==> design/flow/design.v <==
`timescale 1 ns / 1 ns
module FM_demodulator
          (
           clk,
           reset,
           clk_enable,
           inp_I,
           inp_Q,
           out_fm
          );
  input   clk;
  input   reset;
  input   clk_enable;
  input   signed [38:0] inp_I;   
  input   signed [38:0] inp_Q;   
  output  [12:0] out_fm;   
  wire enb;
  reg signed [38:0] Delay1_out1;   
  reg signed [38:0] Delay2_out1;   
  reg signed [38:0] Delay4_out1;   
  wire signed [31:0] Sum4_sub_cast;   
  wire signed [31:0] Sum4_sub_cast_1;   
  wire signed [31:0] Sum4_sub_temp;   
  wire signed [29:0] Sum4_out1;   
  wire signed [68:0] Product_mul_temp;   
  wire signed [32:0] Product_out1;   
  reg signed [38:0] Delay3_out1;   
  wire signed [30:0] Sum3_sub_cast;   
  wire signed [30:0] Sum3_sub_cast_1;   
  wire signed [30:0] Sum3_sub_temp;   
  wire signed [28:0] Sum3_out1;   
  wire signed [67:0] Product2_mul_temp;   
  wire signed [32:0] Product2_out1;   
  wire signed [31:0] Sum5_sub_cast;   
  wire signed [31:0] Sum5_sub_cast_1;   
  wire signed [31:0] Sum5_sub_temp;   
  wire [12:0] OUTPUT_rsvd;   
  reg [12:0] OUTPUT_rsvdreg;
  assign enb = clk_enable;
  always @(posedge clk or posedge reset)
    begin : Delay1_process
      if (reset == 1'b1) begin
        Delay1_out1 <= 39'sh0000000000;
      end
      else begin
        if (enb) begin
          Delay1_out1 <= inp_I;
        end
      end
    end
  always @(posedge clk or posedge reset)
    begin : Delay2_process
      if (reset == 1'b1) begin
        Delay2_out1 <= 39'sh0000000000;
      end
      else begin
        if (enb) begin
          Delay2_out1 <= inp_Q;
        end
      end
    end
  always @(posedge clk or posedge reset)
    begin : Delay4_process
      if (reset == 1'b1) begin
        Delay4_out1 <= 39'sh0000000000;
      end
      else begin
        if (enb) begin
          Delay4_out1 <= Delay2_out1;
        end
      end
    end
  assign Sum4_sub_cast = inp_Q[38:7];
  assign Sum4_sub_cast_1 = Delay4_out1[38:7];
  assign Sum4_sub_temp = Sum4_sub_cast - Sum4_sub_cast_1;
  assign Sum4_out1 = Sum4_sub_temp[29:0];
  assign Product_mul_temp = Delay1_out1 * Sum4_out1;
  assign Product_out1 = Product_mul_temp[66:34];
  always @(posedge clk or posedge reset)
    begin : Delay3_process
      if (reset == 1'b1) begin
        Delay3_out1 <= 39'sh0000000000;
      end
      else begin
        if (enb) begin
          Delay3_out1 <= Delay1_out1;
        end
      end
    end
  assign Sum3_sub_cast = inp_I[38:8];
  assign Sum3_sub_cast_1 = Delay3_out1[38:8];
  assign Sum3_sub_temp = Sum3_sub_cast - Sum3_sub_cast_1;
  assign Sum3_out1 = Sum3_sub_temp[28:0];
  assign Product2_mul_temp = Sum3_out1 * Delay2_out1;
  assign Product2_out1 = Product2_mul_temp[65:33];
  assign Sum5_sub_cast = {Product_out1[32], Product_out1[32:2]};
  assign Sum5_sub_cast_1 = {Product2_out1[32], Product2_out1[32:2]};
  assign Sum5_sub_temp = Sum5_sub_cast - Sum5_sub_cast_1;
  assign OUTPUT_rsvd = Sum5_sub_temp[29:17];
always @(posedge clk)
    begin : OUTPUT_rsvdreg_process    
        if (enb) begin
          OUTPUT_rsvdreg <= OUTPUT_rsvd;
       end
    end
  assign out_fm = OUTPUT_rsvdreg;
endmodule   
==> design/flow/run.sh <==
#!/bin/bash
# the make line also repeats each setting of config.mk as NAME=value (left out here)
make -C /OpenROAD-flow-scripts/flow DESIGN_CONFIG=/design/flow/config.mk WORK_HOME=/design/flow/orfs CLKGATE_MAP_FILE= finish
==> design/flow/config.mk <==
export PLATFORM = sky130hd
export DESIGN_NAME = FM_demodulator
export DESIGN_NICKNAME = FM_demodulator
export VERILOG_FILES = /design/flow/design.v
export SDC_FILE = /design/flow/constraint.sdc
export NUM_CORES = 4
export LEC_CHECK = 0
export CAP_MARGIN = 20
export CELL_PAD_IN_SITES_DETAIL_PLACEMENT = 0
export CORE_ASPECT_RATIO = 0.74
export CORE_MARGIN = 2
export CORE_UTILIZATION = 72
export CTS_CLUSTER_DIAMETER = 44
export CTS_CLUSTER_SIZE = 48
export GPL_TIMING_DRIVEN = 1
export MAX_ROUTING_LAYER = met4
export SETUP_SLACK_MARGIN = 3.73
export SLEW_MARGIN = 10
export TNS_END_PERCENT = 70
==> design/flow/constraint.sdc <==
create_clock -name core_clock -period 16.0 [get_ports {clk}]
set_input_delay 3.2000 -clock core_clock [delete_from_list [all_inputs] [get_ports {clk}]]
set_output_delay 3.2000 -clock core_clock [all_outputs]
set_load 0.01 [all_outputs]
==> results of run 1 <==
==> layout make-up <==
| type | instances | area (um^2) | share of cell area |
|---|---|---|---|
| multi-input cells | 6074 | 70900 | 0.764 |
| inverters | 2538 | 9540 | 0.103 |
| repair buffers | 671 | 5950 | 0.0641 |
| flip-flops and latches | 150 | 3830 | 0.0413 |
| well taps | 1526 | 1910 | 0.0206 |
| clock buffers | 17 | 425 | 0.00458 |
| clock inverters | 15 | 173 | 0.00186 |
| diodes | 12 | 30.0 | 0.000324 |
==> layer usage <==
metal | routed length (um) | part of all wire
met3 | 35600 | 0.14
met4 | 14400 | 0.057
met5 | 0 | 0
met2 | 109000 | 0.43
met1 | 92600 | 0.37
==> timing repair <==
action | 4_1_cts | 5_1_grt
gates resized | 210 | 118
endpoints found under the setup margin | 13 | 13
cloned | 1 | 0
buffers inserted | 56 | 31
pin swaps | 130 | 91
hold endpoints to repair | 0 | 0
hold buffers | 0 | 0
==> through the flow <==
step | utilization | hold WS [ps]
global placement | 0.780 | 481
global route | 0.803 | 542
detailed placement | 0.780 | 497
finish | 0.803 | 512
floorplan | - | 485
CTS | 0.797 | 513
==> flow_summary.toml, run 1 <==
# synthesis and place-and-route metrics
[grt]
grtUsageMet3 = 0.139
grt_use_total = 0.456
grt_first_pass_wirelength_mm = 401
grt_start_max_net_pins = 88
grtUsageMet1 = 0.612
top_usage_layer = "met2"
antenna_found_initial = 11
grt_pass1_vias = 71432
grtUsageMet2 = 0.651
overflow = 0

[setup_path]
r2r_setup_slack_ps = 2770
arrival_ps = 15740
crit_slowest_cell = "fa_2"
crit_family = "adder cells"
regToRegStartpoint = "Delay3_out1[9]$_DFFE_PP0P_"
crit_fanout = 3
slowest_delay_ps = 600
cp-end-kind = "register"
cp-start-kind = "primary input"
worst-setup-path-type = "in -> reg"
r2r_end = "OUTPUT_rsvdreg[12]$_DFFE_PP_"
critPathLaunch = "inp_I[21]"
reg2reg_depth = 54
path_buffers = 11
timing.critical_path.depth = 53
cpMostUsedCell = "fa_1"
cp_data_required_time_ps = 16230
critPathCapture = "OUTPUT_rsvdreg[12]$_DFFE_PP_"

[drt]
dr_total_vias = 64281
drt_iter0_markers = 6124
wl_per_cell_um = 22.9
routed_wl_mm = 252
detail_route.first_pass.iterations = 6
vias_per_cell = 5.84
detail-route-antenna-nets = 0
drc = 0

[logic_synthesis]
netlist_area_um2 = 84200
synthAoiAreaFrac = 0.0316
netlist_instances = 9256
async_flop_share = 0.913
topCellsByArea = "fa_1 55%, inv_1 11%, nand2_1 7.6%, ha_1 6.7%, dfrtp_1 4.1%"
synth_chip_area_um2 = 84200
flop_cell = "dfrtp_1"
ys_seq_frac = 0.0454
ys.warnings.count = 1
synthTopLogicFamily = "adder cells"
synth-xor-area-share = 0.0173
ys_ff = 150
ys_sh_mux = 0.0110
synth_top_cell_by_count = "inv_1"
top_area_frac = 0.551
yosys.area.top_type = "fa_1"
common_cells = "2,538 x inv_1, 2,317 x fa_1, 1,707 x nand2_1, 473 x clkbuf_1, 463 x and2_1"
ys_cells = 9256
ys_types = 65
yosys.area_share.simple = 0.141
syn_area_per_cell_um2 = 9.09
yosys.area_share.adder = 0.618
edf_count = 13
fp_nets = 12106

[cts]
htree_levels = 4
cts_tree = "yes"
cts_buffer_depth = 2
cts_buffers = 17
clk_pin_slew_ps = 70
clkLatencyLatePin_ps = 500
cts_num_sinks = 150
clockRootBuffer = "clkbuf_16"

[cells_and_area]
postLayoutCellArea_um2 = 92800
layout.cells.non_filler = 11003
nets = 12302
area_delta_synth_final_pct = 10.2
nFillCells = 7580

[timing]
finalSetupTns_ps = 0
fin_worst_skew_ps = 16.8
timing.final.max_slew_violations = 0
hold_viol = 0
min_period_ps = 15510
setup_ws_ps = 492
tightestPinTransition_ps = 1070
slew_headroom = 0.281
setup_viol = 0
max_freq_mhz = 64.5
rsz0062_at_grt = "yes"
final.period_utilization = 0.969

[placement]
place_inst = 10871
postPlaceCellArea_um2 = 90100
hpwl_mm = 192
dpl_worst_slack_ps = -698
io_buffer_count = 93
place.gp.congestion = 1.00

[die]
pin_count = 94
die_x_um = 401
rows = 107
initCoreUtil = 0.728
dieArea_um2 = 120000
design.core.area_um2 = 116000
dieHeight_um = 298

[worst_hold_path]
whs_path_depth = 1
min_to = "Delay1_out1[37]$_DFFE_PP0P_"
hp-class = "reg -> reg"
worstHoldStart = "Delay1_out1[37]$_DFFE_PP0P_"

[status]
outcome = "finished clean"

[run]
tool_warnings = 31
drv_cap = 0
==> run 2: changes to the inputs <==
Settings changed: ABC_AREA set to 1, PLACE_DENSITY set to 0.39, SETUP_SLACK_MARGIN 3.73 to -0.41.
Clock period 16.0 ns to 11.7 ns, I/O delays scaled along.
==> run 2 against run 1 <==
Effect of this change:
- now fails the layout checks on setup timing
- cell count rose by 20%
- worst setup slack got worse by 1300 ps
- core utilization rose by 5.5 points
- hold slack worse by 19 ps
- sequential share of layout area is 0.41 points lower
- synthesized area rose by 3.2%
==> flow_summary.toml, run 2 <==
# synthesis and place-and-route metrics
[cells_and_area]
nets = 14334
area_delta_synth_final_pct = 18.2
postLayoutCellArea_um2 = 103000

[placement]
postPlaceCellArea_um2 = 98600
place.gp.congestion = 1.18
io_buffer_count = 93
hpwl_mm = 273

[setup_path]
arrival_ps = 12730
crit_slowest_cell = "fa_2"
crit_fanout = 5
cpMostUsedCell = "nand2_1"
cp-end-kind = "register"
critPathCapture = "OUTPUT_rsvdreg[7]$_DFFE_PP_"
timing.critical_path.depth = 50
reg2reg_depth = 51
cp_data_required_time_ps = 11950
r2r_setup_slack_ps = 950
path_buffers = 11
cp-start-kind = "primary input"
worst-setup-path-type = "in -> reg"
r2r_end = "OUTPUT_rsvdreg[7]$_DFFE_PP_"
crit_family = "adder cells"
slowest_delay_ps = 570
critPathLaunch = "inp_Q[14]"
regToRegStartpoint = "Delay4_out1[7]$_DFFE_PP0P_"

[timing]
timing.final.max_slew_violations = 0
max_freq_mhz = 80.1
hold_viol = 0
final.period_utilization = 1.07
fin_worst_skew_ps = 30.7
tightestPinTransition_ps = 1190
setup_ws_ps = -782
slew_headroom = 0.207
setup_viol = 13
min_period_ps = 12480
rsz0062_at_grt = "yes"

[die]
initCoreUtil = 0.726
dieHeight_um = 303
design.core.area_um2 = 120000
rows = 109
dieArea_um2 = 123000
pin_count = 94
die_x_um = 408

[logic_synthesis]
yosys.area.top_type = "fa_1"
common_cells = "2,885 x inv_1, 2,317 x fa_1, 2,294 x nand2_1, 836 x nor2_1, 452 x ha_1"
async_flop_share = 0.913
ys_cells = 10528
fp_nets = 13378
ys_seq_frac = 0.0440
top_area_frac = 0.534
synth_top_cell_by_count = "inv_1"
topCellsByArea = "fa_1 53%, inv_1 12%, nand2_1 9.9%, ha_1 6.5%, dfrtp_1 3.9%"
netlist_area_um2 = 86800
synthTopLogicFamily = "adder cells"
ys_ff = 150
netlist_instances = 10528
synth-xor-area-share = 0.00998
syn_area_per_cell_um2 = 8.25
yosys.area_share.simple = 0.159
synth_chip_area_um2 = 86800
synthAoiAreaFrac = 0.0409
edf_count = 13
ys.warnings.count = 1
yosys.area_share.adder = 0.599
flop_cell = "dfrtp_1"
ys_types = 60
ys_sh_mux = 0

[drt]
vias_per_cell = 6.20
drc = 0
wl_per_cell_um = 26.1
detail_route.first_pass.iterations = 22
dr_total_vias = 81589
detail-route-antenna-nets = 0
routed_wl_mm = 344
drt_iter0_markers = 11679

[worst_hold_path]
hp-class = "reg -> reg"
worstHoldStart = "Delay2_out1[18]$_DFFE_PP0P_"
min_to = "Delay4_out1[18]$_DFFE_PP0P_"
whs_path_depth = 2

[cts]
cts_tree = "yes"
cts_buffer_depth = 2
clockRootBuffer = "clkbuf_16"
clkLatencyLatePin_ps = 550
cts_buffers = 17
cts_hold_buffers = 0
htree_levels = 4
cts_num_sinks = 150
clk_pin_slew_ps = 100

[run]
tool_warnings = 37
drv_cap = 0

[grt]
overflow = 0
grt_first_pass_wirelength_mm = 502
grt_start_max_net_pins = 107
grt_pass1_vias = 86501
grt_use_total = 0.574
antenna_found_initial = 30

[status]
so_faults = "setup timing"
outcome = "failed layout checks"
==> run 2: final cells by class <==
cell class | instances | area [um^2]
diodes | 51 | 128
clock buffers | 19 | 454
clock inverters | 13 | 111
fillers | 6397 | 17000
inverters | 2946 | 11100
multi-input cells | 6988 | 72900
flip-flops and latches | 150 | 3820
well taps | 1609 | 2010
repair buffers | 1380 | 12100
repair inverters | 1 | 6.26
==> run 2: through the flow <==
step	utilization	hold WS (ps)	TNS (ps)	setup WS (ps)	std cells
2_1_floorplan	-	493	0	149	10528
3_3_place_gp	0.824	467	-19300	-1670	13020
3_5_place_dp	0.824	494	-21230	-1810	13020
4_1_cts	0.838	502	-4730	-404	13068
5_1_grt	0.858	526	-9340	-862	13147
6_report	0.858	493	-7220	-782	13157
==> run 2: routing by layer <==
layer / GRT usage / wire length [um] / vias up
li1: - / - / 31837
met1: 0.683 / 108000 / 39268
met2: 0.755 / 137000 / 7835
met3: 0.305 / 67600 / 2649
met4: 0.373 / 31000 / 0
met5: - / 0 / -
==> run 2: repair_timing <==
item,CTS,global route
cloned,0,5
setup endpoints to repair,13,13
pin swaps,73,195
setup buffers,26,48
gates resized,275,457
==> run 3: changes to the inputs <==
Settings changed: ABC_AREA 1 to not set, CELL_PAD_IN_SITES_DETAIL_PLACEMENT 0 to not set, CORE_ASPECT_RATIO 0.74 to not set, CORE_UTILIZATION 72 to 65, CTS_CLUSTER_DIAMETER 44 to not set, CTS_CLUSTER_SIZE 48 to not set, GPL_TIMING_DRIVEN 1 to not set, MAX_ROUTING_LAYER met4 to not set, PLACE_DENSITY 0.39 to not set, SETUP_SLACK_MARGIN -0.41 to not set, SLEW_MARGIN 10 to 20, TNS_END_PERCENT 70 to not set.
Clock period 11.7 ns to 16.2 ns, I/O delays scaled along.
==> run 3 against run 2 <==
Effect of this change:
- now clean on timing, DRC and antenna
- cell count down 14%
- register-to-register slack better by 2200 ps
- die size increased by 7.2%
- non-clock buffer count down 654
- routed wire length is 30% lower
- first-iteration DRC count shrank 60%
- highest routed layer is now met5
- sequential cell count is the same
- clock skew is 6.9 ps lower
==> flow_summary.toml, run 3 <==
# synthesis and place-and-route metrics
[grt]
overflow = 0
grt_first_pass_wirelength_mm = 388
antenna_found_initial = 9
grt_use_total = 0.388
grt_start_max_net_pins = 84
grt_pass1_vias = 69924

[logic_synthesis]
synthTopLogicFamily = "adder cells"
synth-xor-area-share = 0.0173
edf_count = 13
ys_seq_frac = 0.0454
yosys.area_share.simple = 0.141
synth_chip_area_um2 = 84200
synth_top_cell_by_count = "inv_1"
netlist_area_um2 = 84200
top_area_frac = 0.551
syn_area_per_cell_um2 = 9.09
netlist_instances = 9256
synthAoiAreaFrac = 0.0316
ys_ff = 150
topCellsByArea = "fa_1 55%, inv_1 11%, nand2_1 7.6%, ha_1 6.7%, dfrtp_1 4.1%"
yosys.area_share.adder = 0.618
fp_nets = 12106
ys_sh_mux = 0.0110
ys_cells = 9256
ys.warnings.count = 1
flop_cell = "dfrtp_1"
yosys.area.top_type = "fa_1"
async_flop_share = 0.913
common_cells = "2,538 x inv_1, 2,317 x fa_1, 1,707 x nand2_1, 473 x clkbuf_1, 463 x and2_1"
ys_types = 65

[drt]
vias_per_cell = 5.58
wl_per_cell_um = 21.5
drt_iter0_markers = 4715
detail_route.first_pass.iterations = 6
routed_wl_mm = 242
dr_total_vias = 62885
detail-route-antenna-nets = 0
drc = 0

[die]
initCoreUtil = 0.653
dieArea_um2 = 132000
pin_count = 94
die_x_um = 364
rows = 132
design.core.area_um2 = 129000
dieHeight_um = 364

[timing]
slew_headroom = 0.240
fin_worst_skew_ps = 23.9
hold_viol = 0
rsz0062_at_grt = "yes"
tightestPinTransition_ps = 1130
min_period_ps = 15940
setup_viol = 0
final.period_utilization = 0.984
timing.final.max_slew_violations = 0
max_freq_mhz = 62.8

[worst_hold_path]
min_to = "Delay3_out1[26]$_DFFE_PP0P_"
whs_path_depth = 2
hp-class = "reg -> reg"
worstHoldStart = "Delay1_out1[26]$_DFFE_PP0P_"

[setup_path]
worst-setup-path-type = "in -> reg"
cp-start-kind = "primary input"
cp_data_required_time_ps = 16450
timing.critical_path.depth = 55
r2r_setup_slack_ps = 3140
critPathLaunch = "inp_I[13]"
arrival_ps = 16190
slowest_delay_ps = 590
crit_fanout = 8
crit_family = "adder cells"
r2r_end = "OUTPUT_rsvdreg[12]$_DFFE_PP_"
critPathCapture = "OUTPUT_rsvdreg[12]$_DFFE_PP_"
regToRegStartpoint = "Delay3_out1[9]$_DFFE_PP0P_"
path_buffers = 6
reg2reg_depth = 55
crit_slowest_cell = "clkdlybuf4s50_1"
cp-end-kind = "register"
cpMostUsedCell = "fa_1"

[cts]
cts_buffers = 17
clkLatencyLatePin_ps = 520
clk_pin_slew_ps = 80
clockRootBuffer = "clkbuf_16"
cts_hold_buffers = 0
htree_levels = 4
cts_buffer_depth = 2
cts_tree = "yes"
cts_num_sinks = 150

[status]
outcome = "finished clean"

[run]
drv_cap = 0
tool_warnings = 29

[placement]
place.gp.congestion = 0.985
io_buffer_count = 93
place_inst = 11215
hpwl_mm = 192

[cells_and_area]
area_delta_synth_final_pct = 9.98
layout.cells.non_filler = 11264
nFillCells = 10079
post-route-util = 0.718
nets = 12356
-- run 3: timing repair --
action | 4_1_cts | 5_1_grt
endpoints found under the setup margin | 1 | 9
gates resized | 25 | 79
gates cloned | 0 | 2
pin swaps | 16 | 54
buffers inserted | 5 | 9
-- run 3: area by class of cell --
class | instances | area (um^2) | share of cell area
multi-input combinational | 6073 | 70000 | 0.756
tap | 1742 | 2180 | 0.0235
timing repair buffer | 726 | 6420 | 0.0694
antenna | 3 | 7.51 | 0.0000811
sequential | 150 | 3830 | 0.0414
clock buffer | 17 | 425 | 0.00460
inverter | 2538 | 9530 | 0.103
clock inverter | 15 | 194 | 0.00210
-- run 3: metrics by stage --
stage	TNS (ps)	cell area, um^2	setup slack [ps]	hold slack (ps)
finish	0	92600	265	515
global route	-150	92600	-132	538
CTS	0	92100	45.1	519
detailed placement	-2200	91300	-1140	500
global placement	-1820	91300	-1110	488
floorplan	0	84200	234	485
-- run 3: layer usage --
layer,track usage,share of wire
met5,0,0.00030
met4,0.173,0.055
met3,0.0739,0.088
met2,0.641,0.48
met1,0.504,0.38
==> run 4: changes to the inputs <==
Settings changed: CORE_UTILIZATION 65 to 58, TNS_END_PERCENT set to 35.
Clock period 16.2 ns to 20.4 ns, I/O delays scaled along.
==> run 4 against run 3 <==
Effect of this change:
- sequential share of layout area increased by 0.22 points
- sequential cell count unchanged
- largest cell class unchanged
- final area decreased by 4.9%
==> flow_summary.toml, run 4 <==
# synthesis and place-and-route metrics
[status]
outcome = "finished clean"

[grt]
grt_use_total = 0.355
grt_first_pass_wirelength_mm = 394
antenna_found_initial = 15
overflow = 0
grt_pass1_vias = 66792
grt_start_max_net_pins = 82

[cts]
clkLatencyLatePin_ps = 520
cts_buffer_depth = 2
post-cts-setup-buffers = 0
cts_tree = "yes"
htree_levels = 4
cts_num_sinks = 150
cts_buffers = 17
clockRootBuffer = "clkbuf_16"
clk_pin_slew_ps = 90
cts_resized = 0
cts_hold_buffers = 0

[logic_synthesis]
synth_top_cell_by_count = "inv_1"
netlist_area_um2 = 84200
synth-xor-area-share = 0.0173
ys_cells = 9256
yosys.area_share.simple = 0.141
synthTopLogicFamily = "adder cells"
ys_seq_frac = 0.0454
flop_cell = "dfrtp_1"
netlist_instances = 9256
topCellsByArea = "fa_1 55%, inv_1 11%, nand2_1 7.6%, ha_1 6.7%, dfrtp_1 4.1%"
common_cells = "2,538 x inv_1, 2,317 x fa_1, 1,707 x nand2_1, 473 x clkbuf_1, 463 x and2_1"
fp_nets = 12106
ys.warnings.count = 1
synthAoiAreaFrac = 0.0316
top_area_frac = 0.551
synth_chip_area_um2 = 84200
yosys.area_share.adder = 0.618
ys_ff = 150
async_flop_share = 0.913
edf_count = 13
ys_types = 65
yosys.area.top_type = "fa_1"
syn_area_per_cell_um2 = 9.09
ys_sh_mux = 0.0110

[setup_path]
slowest_delay_ps = 830
crit_family = "AND-OR/OR-AND gates"
path_buffers = 5
r2r_end = "OUTPUT_rsvdreg[12]$_DFFE_PP_"
r2r_setup_slack_ps = 4740
worst-setup-path-type = "in -> reg"
crit_slowest_cell = "xor2_2"
cp_data_required_time_ps = 20660
arrival_ps = 19640
reg2reg_depth = 53
cp-start-kind = "primary input"
critPathLaunch = "inp_Q[7]"
cpMostUsedCell = "fa_1"
critPathCapture = "OUTPUT_rsvdreg[12]$_DFFE_PP_"
regToRegStartpoint = "Delay4_out1[7]$_DFFE_PP0P_"
timing.critical_path.depth = 55
crit_fanout = 18
cp-end-kind = "register"

[timing]
hold_viol = 0
finalSetupTns_ps = 0
max_freq_mhz = 51.6
fin_worst_skew_ps = 40.0
setup_viol = 0
setup_ws_ps = 1030
final.period_utilization = 0.950
timing.final.max_slew_violations = 0
tightestPinTransition_ps = 1140
rsz0062_at_grt = "no"
min_period_ps = 19370
slew_headroom = 0.237

[cells_and_area]
nets = 11872
nFillCells = 12671
area_delta_synth_final_pct = 4.54
post-route-util = 0.612
layout.cells.non_filler = 10940

[placement]
io_buffer_count = 93
dpl_worst_slack_ps = 709
hpwl_mm = 188
place.gp.congestion = 0.964
place_inst = 10906

[worst_hold_path]
hp-class = "reg -> reg"
worstHoldStart = "Delay2_out1[38]$_DFFE_PP0P_"
whs_path_depth = 1
min_to = "Delay2_out1[38]$_DFFE_PP0P_"

[run]
tool_warnings = 26
drv_cap = 0

[die]
rows = 139
die_x_um = 385
design.core.area_um2 = 144000
dieHeight_um = 385
initCoreUtil = 0.585
dieArea_um2 = 148000
pin_count = 94

[drt]
dr_total_vias = 60658
routed_wl_mm = 248
wl_per_cell_um = 22.7
vias_per_cell = 5.54
drt_iter0_markers = 4425
detail-route-antenna-nets = 0
drc = 0
detail_route.first_pass.iterations = 5
## run 4: cell type report
class,instances,area [um^2],share of cell area
Clock inverter,15,194,0.00220
Timing Repair Buffer,242,2070,0.0235
Clock buffer,17,425,0.00484
Inverter,2538,9530,0.108
Sequential cell,150,3840,0.0436
Tap cell,1903,2380,0.0271
Multi-Input combinational cell,6073,69500,0.790
Antenna cell,2,5.00,0.0000569
## run 4: stage by stage
step                      hold WS, ps  area [um^2]
after detailed placement          498        87400
after global placement            493        87300
after global routing              532        88000
final                             514        88000
after CTS                         514        88000
after floorplan                   485        84200
## run 4: per-layer routing
metal / track usage / share of wire / vias to the layer above
li1: - / - / 25607
met1: 0.490 / 0.41 / 32077
met2: 0.571 / 0.47 / 2488
met3: 0.0674 / 0.087 / 478
met4: 0.113 / 0.037 / 8
met5: 0 / 0.00017 / -
==> run 5: changes to the inputs <==
Settings changed: CELL_PAD_IN_SITES_DETAIL_PLACEMENT set to 0, CORE_ASPECT_RATIO set to 1.11, CORE_UTILIZATION 58 to 72, CTS_CLUSTER_DIAMETER set to 389, CTS_CLUSTER_SIZE set to 34, GPL_TIMING_DRIVEN set to 1, HOLD_SLACK_MARGIN set to 0.27, MAX_ROUTING_LAYER set to met4, PLACE_DENSITY_LB_ADDON set to 0.03, SETUP_SLACK_MARGIN set to 3.73, SLEW_MARGIN 20 to 10, TNS_END_PERCENT 35 to 70.
Clock period 20.4 ns to 12.9 ns, I/O delays scaled along.
==> run 5 against run 4 <==
Effect of this change:
- the layout now fails its checks (setup timing)
- critical path depth did not move
- register-to-register slack got worse by 4900 ps
- cell count up 3.6%
- synthesized area did not move
- final area is 8.1% higher
- clock skew decreased by 18 ps
- count of clock-buffer cells in the layout rose by 12
- largest cell class unchanged
- highest routed layer is now met4
==> flow_summary.toml, run 5 <==
# synthesis and place-and-route metrics
[status]
outcome = "failed layout checks"
so_faults = "setup timing"

[grt]
grt_first_pass_wirelength_mm = 388
grt_use_total = 0.440
overflow = 0
grt_start_max_net_pins = 77
antenna_found_initial = 14
grt_pass1_vias = 73883

[worst_hold_path]
min_to = "Delay1_out1[2]$_DFFE_PP0P_"
hp-class = "reg -> reg"
whs_path_depth = 1
worstHoldStart = "Delay1_out1[2]$_DFFE_PP0P_"

[setup_path]
regToRegStartpoint = "Delay4_out1[7]$_DFFE_PP0P_"
crit_slowest_cell = "fa_2"
r2r_end = "OUTPUT_rsvdreg[12]$_DFFE_PP_"
cpMostUsedCell = "fa_1"
cp-start-kind = "primary input"
slowest_delay_ps = 600
timing.critical_path.depth = 55
crit_fanout = 4
arrival_ps = 15140
cp-end-kind = "register"
critPathCapture = "OUTPUT_rsvdreg[12]$_DFFE_PP_"
path_buffers = 6
reg2reg_depth = 56
critPathLaunch = "inp_Q[15]"
r2r_setup_slack_ps = -110
worst-setup-path-type = "in -> reg"
crit_family = "adder cells"
cp_data_required_time_ps = 13140

[timing]
rsz0062_at_grt = "yes"
finalSetupTns_ps = -17530
fin_worst_skew_ps = 22.2
setup_viol = 13
timing.final.max_slew_violations = 0
max_freq_mhz = 67.1
tightestPinTransition_ps = 1160
hold_viol = 0
hold_slack_ps = 515
setup_ws_ps = -1990
final.period_utilization = 1.15
min_period_ps = 14890
slew_headroom = 0.224

[cells_and_area]
area_delta_synth_final_pct = 13.0
seq_area_um2 = 3830
nets = 12622
nFillCells = 7422
post-route-util = 0.818
postLayoutCellArea_um2 = 95100
comb_area_um2 = 70600
layout.cells.non_filler = 11332

[logic_synthesis]
synth_chip_area_um2 = 84200
yosys.area_share.adder = 0.618
ys_sh_mux = 0.0110
netlist_instances = 9256
ys_ff = 150
ys_cells = 9256
ys_types = 65
async_flop_share = 0.913
yosys.area.top_type = "fa_1"
fp_nets = 12106
ys_seq_frac = 0.0454
synthAoiAreaFrac = 0.0316
yosys.area_share.simple = 0.141
synth_top_cell_by_count = "inv_1"
ys.warnings.count = 1
top_area_frac = 0.551
common_cells = "2,538 x inv_1, 2,317 x fa_1, 1,707 x nand2_1, 473 x clkbuf_1, 463 x and2_1"
synth-xor-area-share = 0.0173
topCellsByArea = "fa_1 55%, inv_1 11%, nand2_1 7.6%, ha_1 6.7%, dfrtp_1 4.1%"
syn_area_per_cell_um2 = 9.09
synthTopLogicFamily = "adder cells"
flop_cell = "dfrtp_1"
edf_count = 13
netlist_area_um2 = 84200

[placement]
io_buffer_count = 93
hpwl_mm = 196
postPlaceCellArea_um2 = 93000
place.gp.congestion = 1.00
place_inst = 11232
dpl_worst_slack_ps = -3160

[run]
drv_cap = 0
tool_warnings = 29

[cts]
cts_tree = "yes"
clk_pin_slew_ps = 50
cts_num_sinks = 150
cts_buffers = 25
clkLatencyLatePin_ps = 520
cts_buffer_depth = 3
htree_levels = 4
clockRootBuffer = "clkbuf_16"
cts_hold_buffers = 0

[drt]
detail_route.first_pass.iterations = 9
dr_total_vias = 65309
wl_per_cell_um = 21.2
vias_per_cell = 5.76
detail-route-antenna-nets = 0
routed_wl_mm = 241
drc = 0
drt_iter0_markers = 4924

[die]
dieHeight_um = 364
dieArea_um2 = 120000
die_x_um = 329
pin_count = 94
design.core.area_um2 = 116000
initCoreUtil = 0.724
rows = 132
-- run 5: what timing repair did --
item | in CTS | in global routing
cloned | 2 | 0
endpoints found under the setup margin | 13 | 13
pin swaps | 91 | 48
buffers inserted | 30 | 21
gates resized | 131 | 81
-- run 5: per-layer routing --
metal  up-vias  track usage  wire, um
li1      27124            -         -
met1     33338        0.507     80400
met2      3617        0.713    118000
met4         0        0.279     20600
met5         -            -         0
met3      1230       0.0835     21700
-- run 5: cell type report --
type | count | area share
Sequential cell | 150 | 0.0403
Tap cell | 1541 | 0.0203
Clock buffer | 29 | 0.00694
Inverter | 2538 | 0.100
Antenna cell | 13 | 0.000342
Timing Repair Buffer | 983 | 0.0897
Multi-Input combinational cell | 6074 | 0.742
Clock inverter | 4 | 0.000237
==> run 6: changes to the inputs <==
Settings changed: ABC_AREA set to 1, CORE_ASPECT_RATIO 1.11 to 1.05, CTS_CLUSTER_DIAMETER 389 to 222, CTS_CLUSTER_SIZE 34 to 90, HOLD_SLACK_MARGIN 0.27 to -0.1, PLACE_DENSITY_LB_ADDON 0.03 to not set, SETUP_SLACK_MARGIN 3.73 to 3.44.
Clock period 12.9 ns to 11.6 ns, I/O delays scaled along.
==> run 6 against run 5 <==
Effect of this change:
- still fails the layout checks on setup timing
- cell count up 16%
- final area increased by 8.4%
- count of clock-buffer cells in the layout down 11
- critical endpoint is now OUTPUT_rsvdreg[2]$_DFFE_PP_
==> flow_summary.toml, run 6 <==
# synthesis and place-and-route metrics
[status]
outcome = "failed layout checks"
so_faults = "setup timing"

[grt]
overflow = 0
grt_start_max_net_pins = 121
grt_first_pass_wirelength_mm = 517
grt_pass1_vias = 89573
antenna_found_initial = 20
grt_use_total = 0.592

[timing]
final.period_utilization = 1.08
setup_viol = 13
rsz0062_at_grt = "yes"
max_freq_mhz = 79.5
timing.final.max_slew_violations = 0
finalSetupTns_ps = -11730
fin_worst_skew_ps = 20.9
min_period_ps = 12580
tightestPinTransition_ps = 1290
slew_headroom = 0.140
setup_ws_ps = -984
hold_viol = 0

[setup_path]
crit_slowest_cell = "fa_2"
crit_fanout = 14
r2r_end = "OUTPUT_rsvdreg[2]$_DFFE_PP_"
critPathLaunch = "inp_Q[18]"
crit_family = "adder cells"
cpMostUsedCell = "fa_1"
critPathCapture = "OUTPUT_rsvdreg[2]$_DFFE_PP_"
cp-end-kind = "register"
arrival_ps = 12890
timing.critical_path.depth = 46
cp-start-kind = "primary input"
path_buffers = 9
regToRegStartpoint = "Delay4_out1[16]$_DFFE_PP0P_"
r2r_setup_slack_ps = 540
slowest_delay_ps = 590
cp_data_required_time_ps = 11910
worst-setup-path-type = "in -> reg"
reg2reg_depth = 49

[logic_synthesis]
synthAoiAreaFrac = 0.0409
synthTopLogicFamily = "adder cells"
netlist_area_um2 = 86800
netlist_instances = 10528
yosys.area_share.simple = 0.159
ys_ff = 150
top_area_frac = 0.534
flop_cell = "dfrtp_1"
syn_area_per_cell_um2 = 8.25
common_cells = "2,885 x inv_1, 2,317 x fa_1, 2,294 x nand2_1, 836 x nor2_1, 452 x ha_1"
edf_count = 13
yosys.area_share.adder = 0.599
topCellsByArea = "fa_1 53%, inv_1 12%, nand2_1 9.9%, ha_1 6.5%, dfrtp_1 3.9%"
synth-xor-area-share = 0.00998
ys.warnings.count = 1
fp_nets = 13378
yosys.area.top_type = "fa_1"
async_flop_share = 0.913
synth_top_cell_by_count = "inv_1"
ys_cells = 10528
ys_types = 60
ys_seq_frac = 0.0440
ys_sh_mux = 0
synth_chip_area_um2 = 86800

[die]
die_x_um = 343
dieArea_um2 = 123000
pin_count = 94
rows = 130
dieHeight_um = 360
design.core.area_um2 = 120000
initCoreUtil = 0.725

[cts]
cts_tree = "yes"
cts_buffer_depth = 2
cts_buffers = 17
clkLatencyLatePin_ps = 560
htree_levels = 4
clk_pin_slew_ps = 80
clockRootBuffer = "clkbuf_16"
cts_num_sinks = 150

[worst_hold_path]
min_to = "Delay3_out1[34]$_DFFE_PP0P_"
worstHoldStart = "Delay1_out1[34]$_DFFE_PP0P_"
hp-class = "reg -> reg"
whs_path_depth = 2

[cells_and_area]
seq_area_um2 = 3830
nFillCells = 6375
comb_area_um2 = 73100
postLayoutCellArea_um2 = 103000
nets = 14380
post-route-util = 0.861
area_delta_synth_final_pct = 18.7

[drt]
routed_wl_mm = 344
wl_per_cell_um = 26.1
detail_route.first_pass.iterations = 13
drc = 0
drt_iter0_markers = 11325
vias_per_cell = 6.19
detail-route-antenna-nets = 0
dr_total_vias = 81515

[run]
tool_warnings = 35
drv_cap = 0

[placement]
hpwl_mm = 269
place.gp.congestion = 1.11
postPlaceCellArea_um2 = 98400
io_buffer_count = 93
## run 6: final cells by class
class	instances	share of cell area
multi-input combinational	6988	0.709
timing repair buffer	1426	0.120
inverter	2946	0.108
sequential	150	0.0371
tap	1584	0.0192
clock buffer	18	0.00426
clock inverter	14	0.00181
antenna	34	0.000825
timing repair inverter	1	0.0000849
## run 6: timing repair
action	in CTS	in global routing
resized	616	120
buffers inserted	100	20
gates cloned	5	0
pin swaps	300	74
hold endpoints to repair	0	0
setup endpoints to repair	13	13
hold buffers	0	0
## run 6: through the flow
| stage | instances | hold slack, ps | worst slack, ps |
|---|---|---|---|
| 3_3_place_gp | 12967 | 468 | -1510 |
| 4_1_cts | 13105 | 500 | -217 |
| 6_report | 13161 | 519 | -984 |
| 5_1_grt | 13151 | 545 | -1330 |
| 2_1_floorplan | 10528 | 493 | 354 |
| 3_5_place_dp | 12968 | 475 | -1750 |
## run 6: per-layer routing
layer	vias to the layer above	routed length, um	GRT usage
met3	2811	63500	0.306
met5	-	0	-
met4	0	36200	0.430
met1	39323	103000	0.666
li1	31916	-	-
met2	7465	141000	0.802
==> run 7: changes to the inputs <==
Settings changed: ABC_AREA 1 to not set, CELL_PAD_IN_SITES_DETAIL_PLACEMENT 0 to not set, CELL_PAD_IN_SITES_GLOBAL_PLACEMENT set to 3, CORE_ASPECT_RATIO 1.05 to not set, CORE_UTILIZATION 72 to 40, CTS_CLUSTER_DIAMETER 222 to not set, CTS_CLUSTER_SIZE 90 to not set, GPL_ROUTABILITY_DRIVEN set to 0, GPL_TIMING_DRIVEN 1 to 0, HOLD_SLACK_MARGIN -0.1 to 0.18, SETUP_SLACK_MARGIN 3.44 to 2.01, SLEW_MARGIN 10 to 20, TNS_END_PERCENT 70 to not set.
Clock period 11.6 ns to 25.0 ns, I/O delays scaled along.
==> run 7 against run 6 <==
Effect of this change:
- the run now finishes clean
- die size is 73% higher
- count of clock-buffer cells in the layout is 1 lower
- cell count is 7.1% lower
- non-clock buffer count is 824 lower
- critical endpoint is now OUTPUT_rsvdreg[12]$_DFFE_PP_
- highest routed layer unchanged
==> flow_summary.toml, run 7 <==
# synthesis and place-and-route metrics
[status]
outcome = "finished clean"

[placement]
postPlaceCellArea_um2 = 88800
hpwl_mm = 281
io_buffer_count = 93

[run]
drv_cap = 0
tool_warnings = 28

[timing]
min_period_ps = 22340
finalSetupTns_ps = 0
timing.final.max_slew_violations = 0
max_freq_mhz = 44.8
slew_headroom = 0.137
tightestPinTransition_ps = 1290
rsz0062_at_grt = "no"
fin_worst_skew_ps = 21.0
hold_viol = 0
setup_viol = 0
final.period_utilization = 0.894

[cts]
cts_hold_buffers = 0
cts_tree = "yes"
clockRootBuffer = "clkbuf_16"
cts_buffers = 17
cts_num_sinks = 150
htree_levels = 4
post-cts-setup-buffers = 0
clkLatencyLatePin_ps = 540
cts_buffer_depth = 2
clk_pin_slew_ps = 90

[drt]
drt_iter0_markers = 3937
detail_route.first_pass.iterations = 6
vias_per_cell = 4.99
detail-route-antenna-nets = 0
routed_wl_mm = 320
drc = 0
wl_per_cell_um = 26.2
dr_total_vias = 60932

[logic_synthesis]
yosys.area.top_type = "fa_1"
topCellsByArea = "fa_1 55%, inv_1 11%, nand2_1 7.6%, ha_1 6.7%, dfrtp_1 4.1%"
synth_chip_area_um2 = 84200
edf_count = 13
yosys.area_share.simple = 0.141
synth_top_cell_by_count = "inv_1"
synth-xor-area-share = 0.0173
syn_area_per_cell_um2 = 9.09
ys_sh_mux = 0.0110
synthTopLogicFamily = "adder cells"
flop_cell = "dfrtp_1"
ys.warnings.count = 1
netlist_area_um2 = 84200
ys_ff = 150
ys_types = 65
fp_nets = 12106
ys_cells = 9256
common_cells = "2,538 x inv_1, 2,317 x fa_1, 1,707 x nand2_1, 473 x clkbuf_1, 463 x and2_1"
top_area_frac = 0.551
ys_seq_frac = 0.0454
yosys.area_share.adder = 0.618
netlist_instances = 9256
synthAoiAreaFrac = 0.0316
async_flop_share = 0.913

[setup_path]
cp_data_required_time_ps = 25270
cpMostUsedCell = "fa_1"
r2r_end = "OUTPUT_rsvdreg[12]$_DFFE_PP_"
crit_fanout = 10
cp-start-kind = "primary input"
path_buffers = 7
timing.critical_path.depth = 57
reg2reg_depth = 55
arrival_ps = 22610
slowest_delay_ps = 710
crit_slowest_cell = "a2111oi_1"
critPathCapture = "OUTPUT_rsvdreg[12]$_DFFE_PP_"
r2r_setup_slack_ps = 7390
critPathLaunch = "inp_Q[7]"
crit_family = "AND-OR/OR-AND gates"
regToRegStartpoint = "Delay4_out1[7]$_DFFE_PP0P_"
cp-end-kind = "register"
worst-setup-path-type = "in -> reg"

[cells_and_area]
area_delta_synth_final_pct = 6.38
comb_area_um2 = 69000
postLayoutCellArea_um2 = 89500
nFillCells = 21533
nets = 12232
seq_area_um2 = 3820

[die]
pin_count = 94
die_x_um = 463
initCoreUtil = 0.402
dieHeight_um = 463
design.core.area_um2 = 209000
dieArea_um2 = 214000
rows = 168

[grt]
grt_start_max_net_pins = 73
grt_use_total = 0.319
grt_first_pass_wirelength_mm = 474
grt_pass1_vias = 66994
antenna_found_initial = 37
overflow = 0

[worst_hold_path]
whs_path_depth = 1
min_to = "Delay3_out1[8]$_DFFE_PP0P_"
hp-class = "reg -> reg"
worstHoldStart = "Delay3_out1[8]$_DFFE_PP0P_"
## run 7: final cells by class
class,count,share of cell area
multi-input cells,6073,0.770
inverters,2538,0.106
flip-flops and latches,150,0.0426
well taps,2805,0.0392
plain buffers,495,0.0213
repair buffers,107,0.0124
clock buffers,17,0.00475
clock inverters,15,0.00214
diodes,20,0.000559
## run 7: routing by layer
| layer | part of all wire | up-vias | GRT usage |
|---|---|---|---|
| met1 | 0.44 | 32599 | 0.435 |
| met4 | 0.046 | 0 | 0.113 |
| met5 | 0 | - | - |
| li1 | - | 26394 | - |
| met3 | 0.059 | 307 | 0.0467 |
| met2 | 0.45 | 1632 | 0.486 |
## run 7: per-stage QoR
stage               setup WS (ps)  cells  hold WS [ps]   util
floorplan                    7270   9256           485      -
global placement             2080  12154           496  0.423
detailed placement           2010  12165           502  0.424
CTS                          2510  12197           524  0.427
global route                 2050  12209           542  0.428
finish                       2660  12220           517  0.428
## run 7: repair_timing
action                     4_1_cts  5_1_grt
setup endpoints to repair        0        1
gates resized                    0        2
hold endpoints to repair         0        0
==> run 8: changes to the inputs <==
Settings changed: ABC_AREA set to 1, CELL_PAD_IN_SITES_DETAIL_PLACEMENT set to 1, CELL_PAD_IN_SITES_GLOBAL_PLACEMENT 3 to 1, CORE_ASPECT_RATIO set to 0.55, CORE_UTILIZATION 40 to 22, CTS_CLUSTER_DIAMETER set to 284, GPL_TIMING_DRIVEN 0 to 1, MAX_ROUTING_LAYER met4 to met5, MIN_ROUTING_LAYER set to met2, PLACE_DENSITY_LB_ADDON set to 0.13, SETUP_SLACK_MARGIN 2.01 to 0.84, SLEW_MARGIN 20 to 10.
Clock period 25.0 ns to 31.2 ns, I/O delays scaled along.
==> run 8 against run 7 <==
Effect of this change:
- sequential share of layout area is 0.26 points lower
- core utilization down 18 points
- via count increased by 63%
- highest routed layer is now met5
- still clean on timing, DRC and antenna
==> flow_summary.toml, run 8 <==
# synthesis and place-and-route metrics
[setup_path]
crit_slowest_cell = "clkinv_1"
cpMostUsedCell = "fa_1"
r2r_setup_slack_ps = 16510
slowest_delay_ps = 1180
timing.critical_path.depth = 48
crit_fanout = 18
arrival_ps = 20950
regToRegStartpoint = "Delay4_out1[7]$_DFFE_PP0P_"
crit_family = "adder cells"
critPathCapture = "OUTPUT_rsvdreg[9]$_DFFE_PP_"
r2r_end = "OUTPUT_rsvdreg[9]$_DFFE_PP_"
reg2reg_depth = 46
path_buffers = 10
cp-end-kind = "register"
critPathLaunch = "inp_Q[7]"
cp_data_required_time_ps = 31580
worst-setup-path-type = "in -> reg"
cp-start-kind = "primary input"

[logic_synthesis]
syn_area_per_cell_um2 = 8.25
async_flop_share = 0.913
netlist_area_um2 = 86800
ys_types = 60
synthAoiAreaFrac = 0.0409
yosys.area.top_type = "fa_1"
ys_sh_mux = 0
synth_chip_area_um2 = 86800
netlist_instances = 10528
synthTopLogicFamily = "adder cells"
ys_seq_frac = 0.0440
top_area_frac = 0.534
ys.warnings.count = 1
ys_cells = 10528
yosys.area_share.adder = 0.599
edf_count = 13
common_cells = "2,885 x inv_1, 2,317 x fa_1, 2,294 x nand2_1, 836 x nor2_1, 452 x ha_1"
yosys.area_share.simple = 0.159
ys_ff = 150
topCellsByArea = "fa_1 53%, inv_1 12%, nand2_1 9.9%, ha_1 6.5%, dfrtp_1 3.9%"
synth_top_cell_by_count = "inv_1"
synth-xor-area-share = 0.00998
fp_nets = 13378
flop_cell = "dfrtp_1"

[placement]
io_buffer_count = 93
hpwl_mm = 372
postPlaceCellArea_um2 = 94300
dpl_worst_slack_ps = 10990
place_inst = 15644

[cells_and_area]
postLayoutCellArea_um2 = 95800
post-route-util = 0.243
area_delta_synth_final_pct = 10.3
layout.cells.non_filler = 15882
nets = 13262

[cts]
post-cts-setup-buffers = 0
cts_hold_buffers = 0
clkLatencyLatePin_ps = 640
cts_num_sinks = 150
clockRootBuffer = "clkbuf_16"
cts_resized = 0
cts_buffer_depth = 3
cts_buffers = 25
clk_pin_slew_ps = 100
cts_tree = "yes"
htree_levels = 4

[die]
dieArea_um2 = 400000
die_x_um = 851
initCoreUtil = 0.220
dieHeight_um = 470
design.core.area_um2 = 394000
pin_count = 94
rows = 171

[grt]
grt_first_pass_wirelength_mm = 664
grt_start_max_net_pins = 90
grt_use_total = 0.358
overflow = 0
grt_pass1_vias = 124679
antenna_found_initial = 26

[drt]
detail-route-antenna-nets = 0
route.met3.wl_mm = 253
routed_wl_mm = 470
drc = 0
top_layer = "met5"
vias_per_cell = 6.25
dr_total_vias = 99331
dr_wl_met2_mm = 179
drt_iter0_markers = 12115
wl_met1_um = 0
wl_per_cell_um = 29.6
detail_route.first_pass.iterations = 9

[timing]
hold_slack_ps = 481
rsz0062_at_grt = "no"
tightestPinTransition_ps = 1290
setup_ws_ps = 10620
final.period_utilization = 0.659
finalSetupTns_ps = 0
slew_headroom = 0.138
min_period_ps = 20580
fin_worst_skew_ps = 48.5
max_freq_mhz = 48.6
hold_viol = 0
setup_viol = 0
timing.final.max_slew_violations = 0

[run]
drv_cap = 0
tool_warnings = 28

[status]
outcome = "finished clean"

[worst_hold_path]
hp-class = "reg -> reg"
worstHoldStart = "Delay1_out1[28]$_DFFE_PP0P_"
min_to = "Delay3_out1[28]$_DFFE_PP0P_"
whs_path_depth = 2
run 8: layer usage:
| layer | vias up | global-route usage |
|---|---|---|
| met5 | - | 0.421 |
| met4 | 454 | 0.0533 |
| met3 | 2367 | 0.602 |
| met2 | 32236 | 0.307 |
| met1 | 34574 | - |
| li1 | 29700 | - |
run 8: final cells by class:
class                           instances  area, um^2
Clock inverter                          4        53.8
Multi-Input combinational cell       6988       70300
Tap cell                             5276        6600
Sequential cell                       150        3830
Clock buffer                           29         641
Inverter                             2946       11100
Antenna cell                          188         470
Timing Repair Buffer                  301        2840
Fill cell                           46410      298000
==> run 9: changes to the inputs <==
Settings changed: CELL_PAD_IN_SITES_DETAIL_PLACEMENT 1 to 0, CELL_PAD_IN_SITES_GLOBAL_PLACEMENT 1 to not set, CORE_ASPECT_RATIO 0.55 to 1.05, CORE_UTILIZATION 22 to 72, CTS_CLUSTER_DIAMETER 284 to 222, CTS_CLUSTER_SIZE set to 90, GPL_ROUTABILITY_DRIVEN 0 to not set, HOLD_SLACK_MARGIN 0.18 to -0.1, MAX_ROUTING_LAYER met5 to met4, MIN_ROUTING_LAYER met2 to not set, PLACE_DENSITY set to 0.64, PLACE_DENSITY_LB_ADDON 0.13 to not set, SETUP_SLACK_MARGIN 0.84 to -0.93, TNS_END_PERCENT set to 70.
Clock period 31.2 ns to 9.08 ns, I/O delays scaled along.
==> run 9 against run 8 <==
Effect of this change:
- now fails the layout checks on setup timing
- clock skew down 20 ps
- register-to-register slack worse by 19000 ps
- critical path depth up 1
- critical endpoint is now OUTPUT_rsvdreg[2]$_DFFE_PP_
- sequential cell count unchanged
- final area up 9.1%
- cell count down 16%
- synthesized cell count unchanged
- count of clock-buffer cells in the layout down 12
- routed wire length down 24%
- sequential share of layout area down 0.35 points
==> flow_summary.toml, run 9 <==
# synthesis and place-and-route metrics
[cts]
cts_hold_buffers = 0
clkLatencyLatePin_ps = 590
cts_buffer_depth = 2
clk_pin_slew_ps = 70
clockRootBuffer = "clkbuf_16"
cts_buffers = 17
cts_tree = "yes"
cts_num_sinks = 150
htree_levels = 4

[setup_path]
cp_data_required_time_ps = 9390
critPathLaunch = "inp_Q[7]"
crit_fanout = 7
cpMostUsedCell = "fa_1"
crit_slowest_cell = "fa_1"
reg2reg_depth = 47
crit_family = "adder cells"
r2r_setup_slack_ps = -2260
r2r_end = "OUTPUT_rsvdreg[2]$_DFFE_PP_"
arrival_ps = 12600
timing.critical_path.depth = 49
slowest_delay_ps = 1030
critPathCapture = "OUTPUT_rsvdreg[2]$_DFFE_PP_"
worst-setup-path-type = "in -> reg"
path_buffers = 16
regToRegStartpoint = "Delay4_out1[7]$_DFFE_PP0P_"
cp-end-kind = "register"
cp-start-kind = "primary input"

[die]
die_x_um = 343
initCoreUtil = 0.725
dieArea_um2 = 123000
rows = 130
dieHeight_um = 360
design.core.area_um2 = 120000
pin_count = 94

[cells_and_area]
post-route-util = 0.873
area_delta_synth_final_pct = 20.3
nFillCells = 5955
postLayoutCellArea_um2 = 104000
layout.cells.non_filler = 13276
nets = 14487

[logic_synthesis]
edf_count = 13
ys_types = 60
synth_chip_area_um2 = 86800
topCellsByArea = "fa_1 53%, inv_1 12%, nand2_1 9.9%, ha_1 6.5%, dfrtp_1 3.9%"
yosys.area.top_type = "fa_1"
synthAoiAreaFrac = 0.0409
syn_area_per_cell_um2 = 8.25
common_cells = "2,885 x inv_1, 2,317 x fa_1, 2,294 x nand2_1, 836 x nor2_1, 452 x ha_1"
synth_top_cell_by_count = "inv_1"
ys_seq_frac = 0.0440
top_area_frac = 0.534
fp_nets = 13378
yosys.area_share.simple = 0.159
synth-xor-area-share = 0.00998
yosys.area_share.adder = 0.599
ys_cells = 10528
flop_cell = "dfrtp_1"
synthTopLogicFamily = "adder cells"
ys_sh_mux = 0
netlist_area_um2 = 86800
netlist_instances = 10528
async_flop_share = 0.913
ys_ff = 150
ys.warnings.count = 1

[placement]
place_inst = 13135
postPlaceCellArea_um2 = 100000
dpl_worst_slack_ps = -3710
hpwl_mm = 275
place.gp.congestion = 1.17
io_buffer_count = 93

[run]
tool_warnings = 34
drv_cap = 0

[drt]
dr_total_vias = 83780
detail-route-antenna-nets = 0
detail_route.first_pass.iterations = 22
vias_per_cell = 6.31
wl_per_cell_um = 27.0
drc = 0
drt_iter0_markers = 13410
routed_wl_mm = 358

[grt]
grt_first_pass_wirelength_mm = 519
overflow = 0
grt_start_max_net_pins = 220
antenna_found_initial = 25
grt_pass1_vias = 89876
grt_use_total = 0.596

[worst_hold_path]
whs_path_depth = 2
min_to = "Delay4_out1[24]$_DFFE_PP0P_"
hp-class = "reg -> reg"
worstHoldStart = "Delay4_out1[24]$_DFFE_PP0P_"

[timing]
timing.final.max_slew_violations = 0
max_freq_mhz = 81.4
hold_slack_ps = 546
slew_headroom = 0.174
rsz0062_at_grt = "yes"
final.period_utilization = 1.35
fin_worst_skew_ps = 28.7
setup_ws_ps = -3210
tightestPinTransition_ps = 1240
min_period_ps = 12290
hold_viol = 0
setup_viol = 13
finalSetupTns_ps = -40650

[status]
outcome = "failed layout checks"
so_faults = "setup timing"
-- run 9: area by class of cell --
class,instances,area [um^2],share of cell area
Multi-Input combinational cell,6988,73400,0.702
Inverter,2946,11100,0.107
Clock inverter,15,134,0.00128
Sequential cell,150,3820,0.0365
Timing Repair Buffer,1533,13500,0.129
Timing Repair inverter,1,6.26,0.0000599
Tap cell,1584,1980,0.0190
Antenna cell,42,105,0.00101
Clock buffer,17,425,0.00407
-- run 9: layer usage --
metal | wire length [um] | vias up | track usage
met4 | 41300 | 0 | 0.462
met5 | 0 | - | -
met2 | 145000 | 8444 | 0.802
met3 | 66800 | 3382 | 0.305
li1 | - | 32161 | -
met1 | 106000 | 39793 | 0.666
-- run 9: repair_timing --
item                       CTS  global route
buffers inserted            46            30
resized                    600           315
cloned                       2             2
setup endpoints to repair   13            13
pin swaps                  211           132
==> run 10: changes to the inputs <==
Settings changed: CELL_PAD_IN_SITES_GLOBAL_PLACEMENT set to 3, CORE_ASPECT_RATIO 1.05 to 0.74, CORE_MARGIN 2 to 5, CORE_UTILIZATION 72 to 46, CTS_CLUSTER_DIAMETER 222 to 151, CTS_CLUSTER_SIZE 90 to 48, HOLD_SLACK_MARGIN -0.1 to not set, MIN_ROUTING_LAYER set to met2, PLACE_DENSITY 0.64 to not set, PLACE_DENSITY_LB_ADDON set to 0.19, SETUP_SLACK_MARGIN -0.93 to 3.73, TNS_END_PERCENT 70 to 80.
Clock period 9.08 ns to 12.9 ns, I/O delays scaled along.
==> run 10 against run 9 <==
Effect of this change:
- the flow now stops in global routing (5_1_grt)
- synthesized area unchanged
- die size increased by 60%
- synthesized cell count unchanged
==> flow_summary.toml, run 10 <==
# yosys + openroad results
[logic_synthesis]
syn_area_per_cell_um2 = 8.25
ys_types = 60
ys_sh_mux = 0
synth_top_cell_by_count = "inv_1"
yosys.area_share.adder = 0.599
synthAoiAreaFrac = 0.0409
synthTopLogicFamily = "adder cells"
yosys.area.top_type = "fa_1"
netlist_instances = 10528
edf_count = 13
synth_chip_area_um2 = 86800
ys_seq_frac = 0.0440
ys_ff = 150
synth-xor-area-share = 0.00998
flop_cell = "dfrtp_1"
common_cells = "2,885 x inv_1, 2,317 x fa_1, 2,294 x nand2_1, 836 x nor2_1, 452 x ha_1"
ys.warnings.count = 1
ys_cells = 10528
yosys.area_share.simple = 0.159
fp_nets = 13378
netlist_area_um2 = 86800
async_flop_share = 0.913
top_area_frac = 0.534
topCellsByArea = "fa_1 53%, inv_1 12%, nand2_1 9.9%, ha_1 6.5%, dfrtp_1 3.9%"

[cts]
cts_buffer_depth = 2
cts_num_sinks = 150
cts_buffers = 17
clockRootBuffer = "clkbuf_16"
htree_levels = 4

[die]
dieArea_um2 = 198000
design.core.area_um2 = 188000
dieHeight_um = 384
die_x_um = 515
pin_count = 94
rows = 137
initCoreUtil = 0.462

[placement]
place_inst = 13877
dpl_worst_slack_ps = -853
io_buffer_count = 93
hpwl_mm = 278
postPlaceCellArea_um2 = 99700
place.gp.congestion = 1.27

[status]
lastStage = "global routing (5_1_grt)"
outcome = "aborted with a tool error"
toolErrorMsg = "[ERROR GRT-0116] Global routing finished with congestion. Check the congestion regions in the DRC Viewer."

[grt]
grt_use_total = 0.676
overflow = 595
==> run 10: per-layer routing <==
layer,GRT overflow,GRT usage
met1,-,-
met2,16,0.723
met3,572,0.822
met4,7,0.341
met5,-,-
==> run 10: what timing repair did <==
action,in CTS
pin swaps,226
cloned,10
hold buffers,0
buffers inserted,87
resized,584
endpoints found under the setup margin,13
==> run 10: through the flow <==
| stage | hold slack, ps | util |
|---|---|---|
| after floorplan | 493 | - |
| after CTS | 497 | 0.552 |
| after detailed placement | 477 | 0.530 |
| after global placement | 468 | 0.530 |
==> run 11: changes to the inputs <==
Settings changed: ABC_AREA 1 to not set, CELL_PAD_IN_SITES_DETAIL_PLACEMENT 0 to not set, CELL_PAD_IN_SITES_GLOBAL_PLACEMENT 3 to not set, CORE_ASPECT_RATIO 0.74 to not set, CORE_MARGIN 5 to 2, CORE_UTILIZATION 46 to 63, CTS_CLUSTER_DIAMETER 151 to not set, CTS_CLUSTER_SIZE 48 to not set, GPL_TIMING_DRIVEN 1 to not set, MAX_ROUTING_LAYER met4 to not set, MIN_ROUTING_LAYER met2 to not set, PLACE_DENSITY_LB_ADDON 0.19 to not set, SETUP_SLACK_MARGIN 3.73 to not set, SLEW_MARGIN 10 to 20, TNS_END_PERCENT 80 to not set.
Clock period 12.9 ns to 23.1 ns, I/O delays scaled along.
==> run 11 against run 10 <==
Effect of this change:
- now clean on timing, DRC and antenna
- synthesized area is 3.1% lower
- die size is 31% lower
- synthesized cell count is 12% lower
==> flow_summary.toml, run 11 <==
# synthesis and place-and-route metrics
[setup_path]
worst-setup-path-type = "in -> reg"
regToRegStartpoint = "Delay4_out1[7]$_DFFE_PP0P_"
crit_fanout = 38
crit_family = "AND-OR/OR-AND gates"
critPathCapture = "OUTPUT_rsvdreg[12]$_DFFE_PP_"
critPathLaunch = "inp_Q[7]"
path_buffers = 5
cpMostUsedCell = "fa_1"
arrival_ps = 20100
reg2reg_depth = 51
timing.critical_path.depth = 53
cp_data_required_time_ps = 23360
cp-start-kind = "primary input"
slowest_delay_ps = 860
r2r_end = "OUTPUT_rsvdreg[12]$_DFFE_PP_"
cp-end-kind = "register"
r2r_setup_slack_ps = 7460
crit_slowest_cell = "a2111oi_0"

[timing]
final.period_utilization = 0.859
timing.final.max_slew_violations = 0
finalSetupTns_ps = 0
setup_viol = 0
hold_viol = 0
max_freq_mhz = 50.4
fin_worst_skew_ps = 12.9
slew_headroom = 0.266
min_period_ps = 19840
tightestPinTransition_ps = 1100
rsz0062_at_grt = "no"

[die]
dieArea_um2 = 137000
dieHeight_um = 370
die_x_um = 370
design.core.area_um2 = 133000
pin_count = 94
rows = 134
initCoreUtil = 0.633

[logic_synthesis]
ys_ff = 150
synth_chip_area_um2 = 84200
topCellsByArea = "fa_1 55%, inv_1 11%, nand2_1 7.6%, ha_1 6.7%, dfrtp_1 4.1%"
flop_cell = "dfrtp_1"
yosys.area_share.simple = 0.141
top_area_frac = 0.551
yosys.area_share.adder = 0.618
edf_count = 13
synthTopLogicFamily = "adder cells"
netlist_area_um2 = 84200
common_cells = "2,538 x inv_1, 2,317 x fa_1, 1,707 x nand2_1, 473 x clkbuf_1, 463 x and2_1"
yosys.area.top_type = "fa_1"
ys_cells = 9256
synthAoiAreaFrac = 0.0316
ys.warnings.count = 1
synth_top_cell_by_count = "inv_1"
ys_seq_frac = 0.0454
ys_types = 65
syn_area_per_cell_um2 = 9.09
async_flop_share = 0.913
ys_sh_mux = 0.0110
fp_nets = 12106
netlist_instances = 9256
synth-xor-area-share = 0.0173

[placement]
place.gp.congestion = 0.925
io_buffer_count = 93
hpwl_mm = 177
postPlaceCellArea_um2 = 87000

[drt]
route.met3.wl_mm = 22.6
routed_wl_mm = 242
detail_route.first_pass.iterations = 5
dr_wl_met2_mm = 114
vias_per_cell = 5.65
drt_iter0_markers = 4405
wl_met1_mm = 95.8
top_layer = "met5"
detail-route-antenna-nets = 0
drc = 0
wl_per_cell_um = 22.5
dr_total_vias = 60961

[worst_hold_path]
min_to = "Delay1_out1[29]$_DFFE_PP0P_"
hp-class = "reg -> reg"
worstHoldStart = "Delay1_out1[29]$_DFFE_PP0P_"
whs_path_depth = 1

[grt]
antenna_found_initial = 12
grt_start_max_net_pins = 84
grt_pass1_vias = 66737
grt_use_total = 0.377
grt_first_pass_wirelength_mm = 386
overflow = 0

[cts]
cts_resized = 0
cts_buffers = 17
clk_pin_slew_ps = 70
clkLatencyLatePin_ps = 510
htree_levels = 4
cts_num_sinks = 150
post-cts-setup-buffers = 0
cts_tree = "yes"
clockRootBuffer = "clkbuf_16"
cts_buffer_depth = 2
cts_hold_buffers = 0

[status]
outcome = "finished clean"

[cells_and_area]
postLayoutCellArea_um2 = 87600
area_delta_synth_final_pct = 4.12
nets = 11854

[run]
drv_cap = 0
tool_warnings = 28
-- run 11: cell type report --
class	instances	area, um^2
timing repair buffer	224	1920
antenna	1	2.50
inverter	2538	9530
tap	1768	2210
multi-input combinational	6073	69500
fill	11184	45300
clock buffer	17	425
sequential	150	3840
clock inverter	15	193
-- run 11: routing by layer --
metal | track usage | vias to the layer above
met4 | 0.123 | 12
li1 | - | 25563
met5 | 0.00285 | -
met1 | 0.518 | 31990
met2 | 0.605 | 2800
met3 | 0.0755 | 596
-- run 11: stage by stage --
| stage | setup slack, ps | utilization | cells | hold slack, ps |
|---|---|---|---|---|
| 2_1_floorplan | 5750 | - | 9256 | 485 |
| 3_3_place_gp | 3240 | 0.654 | 10753 | 491 |
| 3_5_place_dp | 2930 | 0.654 | 10753 | 504 |
| 4_1_cts | 3420 | 0.659 | 10785 | 519 |
| 5_1_grt | 2440 | 0.659 | 10785 | 535 |
| 6_report | 3260 | 0.659 | 10786 | 519 |
